## day12_top
module day12_top #(
    parameter MAX_REGION_W = 64,
    parameter MAX_REGION_H = 64
) (
    input  wire clk,
    input  wire rst_n,
    input  wire in_valid,
    input  wire [31:0] in_data,
    output wire in_ready,
    output wire out_valid,
    output wire [31:0] out_data,
    input  wire out_ready
);
accelerator #(
    .MAX_REGION_W(MAX_REGION_W),
    .MAX_REGION_H(MAX_REGION_H)
) accel (
    .clk(clk),
    .rst_n(rst_n),
    .in_valid(in_valid),
    .in_data(in_data),
    .in_ready(in_ready),
    .out_valid(out_valid),
    .out_data(out_data),
    .out_ready(out_ready)
);
endmodule
Size in the first run: roughly 5500 cells after synthesis, about 70 I/O pins, roughly 41000 sq um of cells after synthesis.
export LEC_CHECK = 0
export ABC_AREA = 1
export CAP_MARGIN = 20
export CELL_PAD_IN_SITES_GLOBAL_PLACEMENT = 0
export CORE_ASPECT_RATIO = 1.53
export CORE_MARGIN = 9
export CORE_UTILIZATION = 57
export CTS_CLUSTER_SIZE = 69
export GPL_TIMING_DRIVEN = 0
export HOLD_SLACK_MARGIN = -0.07
export MAX_ROUTING_LAYER = met4
export PLACE_DENSITY = 0.64
export SLEW_MARGIN = 35
export TNS_END_PERCENT = 35
create_clock -name core_clock -period 18.7 [get_ports {clk}]
run.sh (not shown) runs the stock make flow with config.mk's settings and CLKGATE_MAP_FILE=.
The first run finished with timing, DRC and antenna clean.
Change:
==> flow/config.mk (replaced) <==
export PLATFORM = sky130hd
export DESIGN_NAME = day12_top
export DESIGN_NICKNAME = day12_top
export VERILOG_FILES = /design/flow/design.v
export SDC_FILE = /design/flow/constraint.sdc
export NUM_CORES = 4
export LEC_CHECK = 0
export CAP_MARGIN = 20
export CORE_MARGIN = 2
export CORE_UTILIZATION = 72
export CTS_CLUSTER_DIAMETER = 309
export PLACE_DENSITY = 0.36
export SLEW_MARGIN = 20
==> flow/constraint.sdc (replaced) <==
create_clock -name core_clock -period 15.5 [get_ports {clk}]
set_input_delay 3.1000 -clock core_clock [delete_from_list [all_inputs] [get_ports {clk}]]
set_output_delay 3.1000 -clock core_clock [all_outputs]
set_load 0.01 [all_outputs]
Total power grows by 12%.
Sequential power rises by 25%.
Utilization came out higher by 16 points.
First-iteration DRC count goes up by 8.2%.
Count of clock-buffer cells in the layout stays the same.
Routed wire length goes down by 20%.
Synthesized area falls by 5.0%.
Global-route usage goes up by 4.3 points.
Design area goes down by 5.5%.
Change:
--- a/flow/config.mk
+++ b/flow/config.mk
@@ -7,0 +8 @@
+export ABC_AREA = 1
@@ -11,2 +11,0 @@
-export CTS_CLUSTER_DIAMETER = 309
-export PLACE_DENSITY = 0.36
==> flow/constraint.sdc (replaced) <==
create_clock -name core_clock -period 11.5 [get_ports {clk}]
set_input_delay 2.3000 -clock core_clock [delete_from_list [all_inputs] [get_ports {clk}]]
set_output_delay 2.3000 -clock core_clock [all_outputs]
set_load 0.01 [all_outputs]
Outcome:
- The new run ran to the end with violations: negative setup slack
- critical path depth came out higher by 4
- clock power came out higher by 12%
- worst setup slack degrades by 1300 ps
Change:
--- a/flow/config.mk
+++ b/flow/config.mk
@@ -8 +7,0 @@
-export ABC_AREA = 1
@@ -12 +11,4 @@
-export SLEW_MARGIN = 20
+export CTS_CLUSTER_SIZE = 87
+export HOLD_SLACK_MARGIN = -0.06
+export PLACE_DENSITY = 0.79
+export SLEW_MARGIN = 30
==> flow/constraint.sdc (replaced) <==
create_clock -name core_clock -period 8.99 [get_ports {clk}]
set_input_delay 1.7980 -clock core_clock [delete_from_list [all_inputs] [get_ports {clk}]]
set_output_delay 1.7980 -clock core_clock [all_outputs]
set_load 0.01 [all_outputs]
=> The new run produced a layout that fails on negative setup slack. Routed wire length came out lower by 0.78%. Clock skew came out higher by 7.3 ps. Cell count came out lower by 13%. Flip-flop count does not change. Synthesized area came out lower by 5.0%. Sequential share of layout area came out lower by 0.10 points.

---

The RTL this note starts from:
==> flow/design.v <==
`timescale 1ns / 1ps
module accelerator (
    input  wire clk,
    input  wire rst_n,
    input  wire in_valid,
    input  wire [31:0] in_data,
    output wire in_ready,
    output wire out_valid,
    output wire [31:0] out_data,
    input  wire out_ready
);
parameter MAX_SHAPES = 8;
parameter MAX_REGION_W = 64;
parameter MAX_REGION_H = 64;
parameter MAX_SHAPE_CELLS = 16;
function integer clog2;
    input integer value;
    integer v;
    begin
        v = value - 1;
        for (clog2 = 0; v > 0; clog2 = clog2 + 1)
            v = v >> 1;
    end
endfunction
localparam integer SHAPE_IDX_W = clog2(MAX_SHAPES + 1);
localparam ST_IDLE        = 3'd0;
localparam ST_LOAD_SHAPES = 3'd1;
localparam ST_LOAD_REGION = 3'd2;
localparam ST_OUTPUT      = 3'd3;
reg [2:0] state;
reg [15:0] num_shapes;
reg [15:0] num_regions;
reg [15:0] regions_seen;
reg [31:0] regions_that_fit;
reg [7:0] shape_num_cells [0:MAX_SHAPES-1];
reg [SHAPE_IDX_W-1:0] shape_idx;
reg [1:0] shape_substate;  
reg [7:0] cells_remaining;
reg [15:0] region_w;
reg [15:0] region_h;
reg [7:0] region_q [0:MAX_SHAPES-1];
reg [1:0] region_substate;  
integer i;
wire accept = in_valid && in_ready;
wire shape_loading_done = (shape_idx >= num_shapes);
wire region_loading_done = (regions_seen >= num_regions);
assign in_ready =
    (state == ST_IDLE)        ? 1'b1 :
    (state == ST_LOAD_SHAPES) ? !shape_loading_done :
    (state == ST_LOAD_REGION) ? !region_loading_done :
    1'b0;  
assign out_valid = (state == ST_OUTPUT);
assign out_data  = regions_that_fit;
always @(posedge clk) begin
    if (!rst_n) begin
        state <= ST_IDLE;
        num_shapes <= 16'd0;
        num_regions <= 16'd0;
        regions_seen <= 16'd0;
        regions_that_fit <= 32'd0;
        shape_idx <= {SHAPE_IDX_W{1'b0}};
        shape_substate <= 2'd0;
        cells_remaining <= 8'd0;
        region_substate <= 2'd0;
        region_w <= 16'd0;
        region_h <= 16'd0;
        for (i = 0; i < MAX_SHAPES; i = i + 1) begin
            shape_num_cells[i] <= 8'd0;
            region_q[i] <= 8'd0;
        end
    end else begin
        case (state)
            ST_IDLE: begin
                if (accept) begin
                    num_shapes <= (in_data[15:0] > MAX_SHAPES) ? MAX_SHAPES : in_data[15:0];
                    num_regions <= in_data[31:16];
                    regions_seen <= 16'd0;
                    regions_that_fit <= 32'd0;
                    shape_idx <= {SHAPE_IDX_W{1'b0}};
                    shape_substate <= 2'd0;
                    cells_remaining <= 8'd0;
                    region_substate <= 2'd0;
                    state <= ST_LOAD_SHAPES;
                end
            end
            ST_LOAD_SHAPES: begin
                if (shape_idx >= num_shapes) begin
                    region_substate <= 2'd0;
                    state <= ST_LOAD_REGION;
                end else if (accept) begin
                    case (shape_substate)
                        2'd0: begin
                            shape_num_cells[shape_idx] <= in_data[23:16];
                            cells_remaining <= in_data[23:16];
                            if (in_data[23:16] == 0) begin
                                shape_idx <= shape_idx + 1'b1;
                                shape_substate <= 2'd0;
                            end else begin
                                shape_substate <= 2'd1;
                            end
                        end
                        2'd1: begin
                            if (cells_remaining <= 8'd4) begin
                                cells_remaining <= 8'd0;
                                shape_idx <= shape_idx + 1'b1;
                                shape_substate <= 2'd0;
                            end else begin
                                cells_remaining <= cells_remaining - 8'd4;
                                shape_substate <= 2'd1;
                            end
                        end
                        default: shape_substate <= 2'd0;
                    endcase
                end
            end
            ST_LOAD_REGION: begin
                if (regions_seen >= num_regions) begin
                    state <= ST_OUTPUT;
                end else if (accept) begin
                    case (region_substate)
                        2'd0: begin
                            region_w <= in_data[15:0];
                            region_h <= in_data[31:16];
                            for (i = 0; i < MAX_SHAPES; i = i + 1) begin
                                region_q[i] <= 8'd0;
                            end
                            region_substate <= 2'd1;
                        end
                        2'd1: begin
                            region_q[0] <= in_data[7:0];
                            if (MAX_SHAPES > 1) region_q[1] <= in_data[15:8];
                            if (MAX_SHAPES > 2) region_q[2] <= in_data[23:16];
                            if (MAX_SHAPES > 3) region_q[3] <= in_data[31:24];
                            region_substate <= 2'd2;
                        end
                        2'd2: begin
                            if (MAX_SHAPES > 4) region_q[4] <= in_data[7:0];
                            if (MAX_SHAPES > 5) region_q[5] <= in_data[15:8];
                            if (MAX_SHAPES > 6) region_q[6] <= in_data[23:16];
                            if (MAX_SHAPES > 7) region_q[7] <= in_data[31:24];
                            begin : area_calc_block
                                reg [31:0] ra;
                                reg [31:0] ta;
                                integer k;
                                ra = region_w * region_h;
                                ta = 32'd0;
                                for (k = 0; (k < MAX_SHAPES) && (k < 4); k = k + 1) begin
                                    ta = ta + (shape_num_cells[k] * region_q[k]);
                                end
                                if (MAX_SHAPES > 4) ta = ta + (shape_num_cells[4] * in_data[7:0]);
                                if (MAX_SHAPES > 5) ta = ta + (shape_num_cells[5] * in_data[15:8]);
                                if (MAX_SHAPES > 6) ta = ta + (shape_num_cells[6] * in_data[23:16]);
                                if (MAX_SHAPES > 7) ta = ta + (shape_num_cells[7] * in_data[31:24]);
                                if (ta <= ra) begin
                                    regions_that_fit <= regions_that_fit + 1'b1;
                                end
                            end
                            regions_seen <= regions_seen + 1'b1;
                            region_substate <= 2'd0;
                        end
                        default: region_substate <= 2'd0;
                    endcase
                end
            end
            ST_OUTPUT: begin
                if (out_valid && out_ready) begin
                    state <= ST_IDLE;
                end
            end
            default: state <= ST_IDLE;
        endcase
    end
end
endmodule
`timescale 1ns / 1ps
module day12_top #(
    parameter MAX_REGION_W = 64,
    parameter MAX_REGION_H = 64
) (
    input  wire clk,
    input  wire rst_n,
    input  wire in_valid,
    input  wire [31:0] in_data,
    output wire in_ready,
    output wire out_valid,
    output wire [31:0] out_data,
    input  wire out_ready
);
accelerator #(
    .MAX_REGION_W(MAX_REGION_W),
    .MAX_REGION_H(MAX_REGION_H)
) accel (
    .clk(clk),
    .rst_n(rst_n),
    .in_valid(in_valid),
    .in_data(in_data),
    .in_ready(in_ready),
    .out_valid(out_valid),
    .out_data(out_data),
    .out_ready(out_ready)
);
endmodule
make LEC_CHECK=0 ABC_AREA=1 CAP_MARGIN=20 CORE_ASPECT_RATIO=0.5 CORE_MARGIN=2 CORE_UTILIZATION=72 CTS_CLUSTER_DIAMETER=373 CTS_CLUSTER_SIZE=13 PLACE_DENSITY_LB_ADDON=0.19 SETUP_SLACK_MARGIN=2.03 SLEW_MARGIN=20 finish   # period 7.85 ns
The starting point finished but fails on setup timing.
Change:
Settings changed: ABC_AREA 1 to unset, CORE_ASPECT_RATIO 0.5 to unset, CORE_UTILIZATION 72 to 40, CTS_CLUSTER_DIAMETER 373 to unset, CTS_CLUSTER_SIZE 13 to unset, PLACE_DENSITY_LB_ADDON 0.19 to unset, SETUP_SLACK_MARGIN 2.03 to unset.
Clock period 7.85 ns to 20.6 ns, I/O delays scaled along.
- The changed run produced a clean layout
- wire length decreases by about a fifth
- final area is lower by roughly a tenth
- via count goes down by a quarter to a third
- power goes down by well over a third
- register-to-register slack improves by 11 ns
- area after synthesis came out lower by a few percent
- core utilization decreases by 42 points
- count of clock-buffer cells in the layout goes up by 10
Change:
Settings changed: CORE_UTILIZATION 40 to 65.
Clock period 20.6 ns to 12.1 ns, I/O delays scaled along.
What happened: Now the flow ran to the end with violations: setup timing; total power grows by 120%; core utilization is higher by 30 points; count of clock-buffer cells in the layout falls by 12; non-clock buffer count rises by 211; combinational power increases by 140%; synthesized cell count is unchanged; hold slack stays flat; routed wire length grows by 2.7%; sequential share of layout area decreases by 0.47 points; final cell count decreases by 5.3%.
Change:
Settings changed: ABC_AREA set to 1, CORE_UTILIZATION 65 to 72, CTS_CLUSTER_DIAMETER set to 331, CTS_CLUSTER_SIZE set to 13, PLACE_DENSITY_LB_ADDON set to 0.17.
Clock period 12.1 ns to 7.85 ns, I/O delays scaled along.
The changed run finished but failed the layout checks on setup timing.
Total power rose by well over a third.
Critical path depth rises by 5.
Final area goes up by a little under a tenth.
Register-to-register slack is worse by 3.3 ns.
Combinational power grows by well over a third.
Non-clock buffer count is higher by 328.
Routed wire length climbs by about a fifth.
Clock skew goes up by 0.022 ns.

---

Setup of build 64:
Starts from the design.v that is shown in full above.
Settings: LEC_CHECK=0, CAP_MARGIN=20, CORE_MARGIN=2, CORE_UTILIZATION=31, SLEW_MARGIN=20; clock period 17.0 ns.
For build 70, these inputs were changed with respect to build 64:
Settings: an added MAX_ROUTING_LAYER of met4; an added CORE_ASPECT_RATIO of 0.69; a change of CORE_UTILIZATION from 31 to 66; an added SETUP_SLACK_MARGIN of 0.65; an added ABC_AREA of 0; an added CTS_CLUSTER_DIAMETER of 91; an added GPL_ROUTABILITY_DRIVEN of 1; a change of the clock period (ns, I/O delays scaled along) from 17.0 to 5.1.
--- outcome ---
Build 70 -> stages 100% | layout checks FAIL | negative setup slack. Share of power burned in the clock network for build 70 is lower than for build 64. Delta(estimated wirelength of the detail-placed design, build 70 - build 64) > 0. The final reports for build 70 and build 64 show number of buffers created by CTS lower in the former. Build 70 reports a higher total detailed-routing wirelength than build 64 does. For die area, dividing the value from build 64 by the value from build 70 gives 2.1.
Relative to build 70, the following input files were edited for build 61:
Settings: CORE_ASPECT_RATIO changed from 0.69 to 0.5; CORE_UTILIZATION changed from 66 to 72; PLACE_DENSITY_LB_ADDON newly set to 0.12; CTS_CLUSTER_DIAMETER changed from 91 to 216; SETUP_SLACK_MARGIN changed from 0.65 to 2.43; ABC_AREA changed from 0 to 1; CTS_CLUSTER_SIZE newly set to 13; the clock period (ns, I/O delays scaled along) changed from 5.1 to 8.34.
Findings:
[build 70] flow finished | final checks: failed | reasons: negative setup slack
Build 61: complete, dirty (negative setup slack)
The run showing the greater final-layout fill cell count is build 70.
Build 61 against build 70: arrival time reported for the critical path endpoint now sits lower; cell area now sits lower; clock transition time at the flip-flop clock pins of the worst setup and hold paths now sits at about the same level.
Re global-route wire length before repair: build 70 and build 61 aren't equal, and the higher value belongs to build 61.
Lower total inserted antenna cells was reported by build 70, not build 61.
diff inputs: build 61 => build 48
Settings: PLACE_DENSITY_LB_ADDON: 0.12 -> unset; CTS_CLUSTER_SIZE: 13 -> unset; CTS_CLUSTER_DIAMETER: 216 -> unset; CORE_ASPECT_RATIO: 0.5 -> unset; ABC_AREA: 1 -> unset; CORE_UTILIZATION: 72 -> 40; MAX_ROUTING_LAYER: met4 -> unset; SETUP_SLACK_MARGIN: 2.43 -> unset; GPL_ROUTABILITY_DRIVEN: 1 -> unset; the clock period (ns, I/O delays scaled along): 8.34 -> 14.1.
## What came out
Compared with build 61, build 48 shows a layout buffer count excluding clock buffers that is 353 lower.
Power per standard cell area in build 48 is 40% below build 61.
Re xor and xnor fraction of the mapped netlist area: build 48 and build 61 aren't equal, and the higher value belongs to build 61.
Portion of total power attributed to sequential cells: higher on build 48
Going from build 61 to build 48, the clock network area share was found to have gone up by 1.2 points.
Taking build 61 as 1.0, build 48 lands at 0.853 on wire length.
Build 61 → build 48: met1 demand-to-capacity share in global routing lost 21 points, cell-internal power lost 40%.
Summary of build 48 and build 61: one run falls short of a clean finish, namely build 61.
Input-level comparison between build 98 and build 48:
Settings: CORE_UTILIZATION: 40 -> 72; SLEW_MARGIN: 20 -> 30; SETUP_SLACK_MARGIN: unset -> 2.65; PLACE_DENSITY_LB_ADDON: unset -> 0.12; HOLD_SLACK_MARGIN: unset -> -0.06; CTS_CLUSTER_SIZE: unset -> 87; the clock period (ns, I/O delays scaled along): 14.1 -> 8.99.
### Flow results
Changes observed in build 98 relative to build 48: number of setup violations in the final report saw an increase, wire length now sits higher, cell area after synthesis about even, switching power as a share of total power decreased by 1.1 points relative to the old numbers, first-pass GRT wire length higher.
Last element of the critical path = accel.regions_that_fit[13]: build 48; last element of the critical path = accel.regions_that_fit[15]: build 98
Status build 98: flow complete, layout not clean - negative setup slack
Worst hold slack, build 98 and build 48, higher one = build 98.

---

Starts from the design.v that is shown in full above.
Settings: LEC_CHECK=0, CAP_MARGIN=20, CORE_MARGIN=2, CORE_UTILIZATION=58, SLEW_MARGIN=20; clock period 14.1 ns.
Change:
--- a/flow/config.mk
+++ b/flow/config.mk
@@ -7,5 +7,8 @@
 export LEC_CHECK = 0
+export ABC_AREA = 1
 export CAP_MARGIN = 20
 export CORE_MARGIN = 2
-export CORE_UTILIZATION = 58
+export CORE_UTILIZATION = 72
+export PLACE_DENSITY_LB_ADDON = 0.2
+export SETUP_SLACK_MARGIN = 2.87
 export SLEW_MARGIN = 20
==> flow/constraint.sdc (replaced) <==
create_clock -name core_clock -period 9.97 [get_ports {clk}]
set_input_delay 1.9940 -clock core_clock [delete_from_list [all_inputs] [get_ports {clk}]]
set_output_delay 1.9940 -clock core_clock [all_outputs]
set_load 0.01 [all_outputs]
Result:
- With this change the flow produced a layout that fails on setup timing
- utilization grows by 18 points
- via count increases by 22%
- wire length increases by 15%
- total power rose by 55%
- non-clock buffer count went up by 257
- clock skew is lower by 0.010 ns
- combinational power came out higher by 60%
- sequential share of layout area shrinks by 0.94 points
- sequential cell count does not change
- critical path depth is higher by 10
Change:
--- a/flow/config.mk
+++ b/flow/config.mk
@@ -7,8 +7,5 @@
 export LEC_CHECK = 0
-export ABC_AREA = 1
 export CAP_MARGIN = 20
 export CORE_MARGIN = 2
-export CORE_UTILIZATION = 72
-export PLACE_DENSITY_LB_ADDON = 0.2
-export SETUP_SLACK_MARGIN = 2.87
+export CORE_UTILIZATION = 40
 export SLEW_MARGIN = 20
==> flow/constraint.sdc (replaced) <==
create_clock -name core_clock -period 14.5 [get_ports {clk}]
set_input_delay 2.9000 -clock core_clock [delete_from_list [all_inputs] [get_ports {clk}]]
set_output_delay 2.9000 -clock core_clock [all_outputs]
set_load 0.01 [all_outputs]
=> The changed run finished with timing, DRC and antenna clean. Design area decreases by a little under a tenth. Die area rose by well over a third. Utilization came out lower by 38 points. Critical path depth decreases by 10. Via count decreases by about a fifth. Sequential power goes down by a quarter to a third. Wire length drops by roughly a tenth. Total power shrinks by well over a third. Global-route usage fell by 18 points.
Power figures rest on the tool's default switching activity, not on a simulated workload.
